## fpu
module fpu #(
    parameter DATA_WIDTH = 32,
    parameter INST_WIDTH = 1
)(
    input                   i_clk,
    input                   i_rst_n,
    input  [DATA_WIDTH-1:0] i_data_a,
    input  [DATA_WIDTH-1:0] i_data_b,
    input  [INST_WIDTH-1:0] i_inst,
    input                   i_valid,
    output [DATA_WIDTH-1:0] o_data,
    output                  o_valid
);
Settings: LEC_CHECK=0, CAP_MARGIN=20, CORE_MARGIN=10, CORE_UTILIZATION=46, CTS_CLUSTER_DIAMETER=272, CTS_CLUSTER_SIZE=96, HOLD_SLACK_MARGIN=0.06, MIN_ROUTING_LAYER=met1, PLACE_DENSITY=0.42, SETUP_SLACK_MARGIN=-1.51, SLEW_MARGIN=25, TNS_END_PERCENT=5; clock period 21.5 ns.
run.sh (not shown) runs the stock make flow with config.mk's settings and CLKGATE_MAP_FILE=.
The first run went through all stages and came out clean.
Next try:
Settings changed: CORE_MARGIN 10 to 2, HOLD_SLACK_MARGIN 0.06 to not set, PLACE_DENSITY 0.42 to not set, PLACE_DENSITY_LB_ADDON set to 0.09.
Result: Cell count is about the same. Final area hardly moves. Area after synthesis is unchanged. Core utilization hardly moves. Routed wire length is about the same. Setup slack gets worse by 0.29 ns.
Next try:
Settings changed: CELL_PAD_IN_SITES_GLOBAL_PLACEMENT set to 3, CORE_MARGIN 2 to 4, CORE_UTILIZATION 46 to 16, CTS_CLUSTER_DIAMETER 272 to 334, CTS_CLUSTER_SIZE 96 to 14, MAX_ROUTING_LAYER set to met4, MIN_ROUTING_LAYER met1 to met2, PLACE_DENSITY_LB_ADDON 0.09 to 0.19, SETUP_SLACK_MARGIN -1.51 to not set, SLEW_MARGIN 25 to 20, TNS_END_PERCENT 5 to 100.
The new run finished with timing, DRC and antenna clean; clock-buffer cell count is unchanged; die area increases to 2.9 times its value; area after synthesis does not change; cell count increases by 38%; via count rises by 38%; final area came out higher by 9.0%; wire length increases by 47%.
Next try:
Settings changed: CELL_PAD_IN_SITES_GLOBAL_PLACEMENT 3 to not set, CORE_MARGIN 4 to 2, CORE_UTILIZATION 16 to 65, CTS_CLUSTER_DIAMETER 334 to not set, CTS_CLUSTER_SIZE 14 to 59, MIN_ROUTING_LAYER met2 to not set, PLACE_DENSITY_LB_ADDON 0.19 to not set, TNS_END_PERCENT 100 to 5.
Clock period 21.5 ns to 10.8 ns, I/O delays scaled along.
Outcome: Now the flow never finished: it broke off in global routing on ODB-0269. Die area went down by 75%. Synthesized cell count stays the same. Synthesized area stays the same.


## alpha
Starting RTL as in the previous note.
export LEC_CHECK = 0
export CAP_MARGIN = 20
export CORE_MARGIN = 2
export CORE_UTILIZATION = 65
export CTS_CLUSTER_SIZE = 59
export SLEW_MARGIN = 20
create_clock -name core_clock -period 13.0 [get_ports {i_clk}]
From the logs: alpha reached the end of the flow and failed the layout checks with setup timing.
> inputs changed (alpha -> beta)
# alpha
export LEC_CHECK = 0
export CAP_MARGIN = 20
export CORE_MARGIN = 2
export CORE_UTILIZATION = 65
export CTS_CLUSTER_SIZE = 59
export SLEW_MARGIN = 20
create_clock -name core_clock -period 13.0 [get_ports {i_clk}]
# beta
export LEC_CHECK = 0
export CAP_MARGIN = 20
export CORE_MARGIN = 2
export CORE_UTILIZATION = 50
export SETUP_SLACK_MARGIN = 2.23
export SLEW_MARGIN = 20
create_clock -name core_clock -period 7.67 [get_ports {i_clk}]
## What came out
Compared with alpha, beta shows a worst setup slack after placement that is 3830 ps lower.
For the total length of routed wires, beta came in 22% higher than alpha did.
Of alpha and beta, the higher final weighted congestion of routability-driven global placement belongs to alpha.
beta completed end to end; final checks failed (setup timing).
Smallest setup slack after layout for beta is lower than for alpha.
From alpha to beta the numbers moved as follows: final area now sits higher.
## Diff of input files: gamma against beta
# beta
export LEC_CHECK = 0
export CAP_MARGIN = 20
export CORE_MARGIN = 2
export CORE_UTILIZATION = 50
export SETUP_SLACK_MARGIN = 2.23
export SLEW_MARGIN = 20
create_clock -name core_clock -period 7.67 [get_ports {i_clk}]
# gamma
export LEC_CHECK = 0
export CAP_MARGIN = 20
export CORE_MARGIN = 2
export CORE_UTILIZATION = 40
export SLEW_MARGIN = 20
create_clock -name core_clock -period 14.0 [get_ports {i_clk}]
Notes after the runs:
- gamma ran to completion and came out clean on the timing, DRC and antenna checks.
- Looking at core utilization across gamma and beta, the one that comes out higher is beta.
- Compared to beta, gamma has iteration count of the initial detailed-routing pass 2 lower.
- Summary of gamma over beta: final cell count has decreased; die span in x rose by 34 um.
- Compared with beta, gamma shows a higher endpoint required time on the critical path.
- Comparing the two runs side by side, gamma comes out ahead of beta on hold slack.
diff inputs: gamma => delta
# gamma
export LEC_CHECK = 0
export CAP_MARGIN = 20
export CORE_MARGIN = 2
export CORE_UTILIZATION = 40
export SLEW_MARGIN = 20
create_clock -name core_clock -period 14.0 [get_ports {i_clk}]
# delta
export LEC_CHECK = 0
export CAP_MARGIN = 20
export CORE_MARGIN = 2
export CORE_UTILIZATION = 72
export CTS_CLUSTER_SIZE = 33
export SLEW_MARGIN = 20
create_clock -name core_clock -period 10.8 [get_ports {i_clk}]
==> results <==
When delta is measured against gamma, its floorplan core density turns out 33 points higher.
The log for delta ends in detailed placement with error DPL-0033, so the run never completed.
delta and gamma ended up with nearly the same synthesized cell count.
Re synthesized flop and latch total: no difference whatsoever between gamma and delta.
Taking gamma as 1.0, delta lands at 0.56 on die size.
Core region area (gamma / delta): 1.8
From delta to gamma, cell count in the Yosys report did not move at all.
Floorplan row count was higher in the run labelled gamma.


== job 2943 ==
Starting RTL as in the previous note.
Settings: LEC_CHECK=0, CAP_MARGIN=15, CELL_PAD_IN_SITES_GLOBAL_PLACEMENT=3, CORE_ASPECT_RATIO=0.8, CORE_MARGIN=4, CORE_UTILIZATION=16, CTS_CLUSTER_DIAMETER=103, CTS_CLUSTER_SIZE=14, MAX_ROUTING_LAYER=met4, MIN_ROUTING_LAYER=met2, SLEW_MARGIN=20, TNS_END_PERCENT=100; clock period 9.9 ns.
Completing all stages was not enough for job 2943: its layout failed the final checks because of setup timing.
What job 5974 does differently from job 2943 at the input level:
- CTS_CLUSTER_SIZE no longer set, was 14
- TNS_END_PERCENT no longer set, was 100
- MAX_ROUTING_LAYER no longer set, was met4
- CORE_UTILIZATION now 11, was 16
- CAP_MARGIN now 20, was 15
- CORE_ASPECT_RATIO no longer set, was 0.8
- MIN_ROUTING_LAYER no longer set, was met2
- CELL_PAD_IN_SITES_GLOBAL_PLACEMENT no longer set, was 3
- CORE_MARGIN now 2, was 4
- CTS_CLUSTER_DIAMETER no longer set, was 103
- the clock period (ns, I/O delays scaled along) now 17.3, was 9.9
==> results <==
Summary of job 2943 and job 5974: one run falls short of a clean finish, namely job 2943.
The flow for job 2943 finished, though final verification flagged setup timing.
Job 2943 has a higher detail-routed net length per standard cell than job 5974.
NOTE: final area in job 5974 falls short of that of job 2943
Via count improves in job 5974 relative to job 2943.
Looking at global-route total usage across every layer, job 5974 sits 25 points below job 2943.
Compared to job 2943, the router laid down less metal wire for job 5974.
Per the comparison of job 5974 with job 2943, first-pass GRT wire length now smaller, number of instances in the synthesized netlist comparable, final core area utilization now smaller.
The inputs of job 3849 differ from those of job 5974 as listed below.
- setting SETUP_SLACK_MARGIN to -0.78 for the first time
- changing CORE_UTILIZATION from 11 to 58
- changing the clock period (ns, I/O delays scaled along) from 17.3 to 10.7
==> results <==
Finished, but not clean: job 3849, with setup timing.
Between job 3849 and job 5974, the y dimension of the die is higher for job 5974.
Across both runs, register fraction of the total cell area was lower for job 3849 than for job 5974.
Job 3849 ended up with fa_2 as its worst-path cell with the longest stage delay; job 5974 ended up with a221oi_1.
Job 3849 ends up with a count of endpoints failing setup in the final report that is 31 higher than in job 5974.
Setup slack | job 3849 below job 5974
Relative to job 3849, the following input files were edited for job 9921:
- changing CORE_UTILIZATION from 58 to 59
- changing SETUP_SLACK_MARGIN from -0.78 to -1.15
- setting TNS_END_PERCENT to 5 for the first time
- changing the clock period (ns, I/O delays scaled along) from 10.7 to 14.0
[summary]
- Status job 9921: flow complete, layout not clean - setup timing
- Global routing met1 resource utilization in job 9921 is 1.6 points below job 3849.
- On number of multi-input combinational cells in the layout, job 3849 and job 9921 are neck and neck.
- Job 9921 vs job 3849: number of vias per cell up by a few percent
- Against job 3849, core footprint in job 9921 fell slightly.
- Going from job 3849 to job 9921, ratio of final minimum period to clock period shrinks by 9.2 points.
- Relative to job 3849, the final-layout setup total negative slack of job 9921 is higher by 19.91 ns.
Relative to job 9921, the following input files were edited for job 2829:
- removing SETUP_SLACK_MARGIN (formerly -1.15)
- removing TNS_END_PERCENT (formerly 5)
- changing CORE_UTILIZATION from 59 to 56
- changing the clock period (ns, I/O delays scaled along) from 14.0 to 13.8
Findings:
- Job 2829: full flow OK, the timing, DRC and antenna checks passed
- Compared with job 9921, in job 2829 clock-buffer cell count rose 2; synthesized cell count closely matched the old numbers.
- Going from job 9921 to job 2829, the die area was enlarged.
Modified inputs, job 5496 compared to job 2829
- TNS_END_PERCENT: unset -> 5
- SETUP_SLACK_MARGIN: unset -> -0.28
- CORE_UTILIZATION: 56 -> 59
- the clock period (ns, I/O delays scaled along): 13.8 -> 14.0
--- outcome ---
Of job 2829 and job 5496, just one finished clean: job 2829.
Although job 5496 finished all stages, its layout failed final checks on setup timing.
[compare] base=job 2829 new=job 5496: area growth from synthesis to final layout down 1.8 points; die width down about 2.5%; sum of net half-perimeters after detailed placement down about 1%.
Of job 5496 and job 2829, job 2829 shows the higher sum of buffers and inverters on the critical path, with job 5496 below it.
Changes observed in job 5496 relative to job 2829: count of filler cells inserted in the layout lost 384, sequential share of cell area neither gained nor lost much.
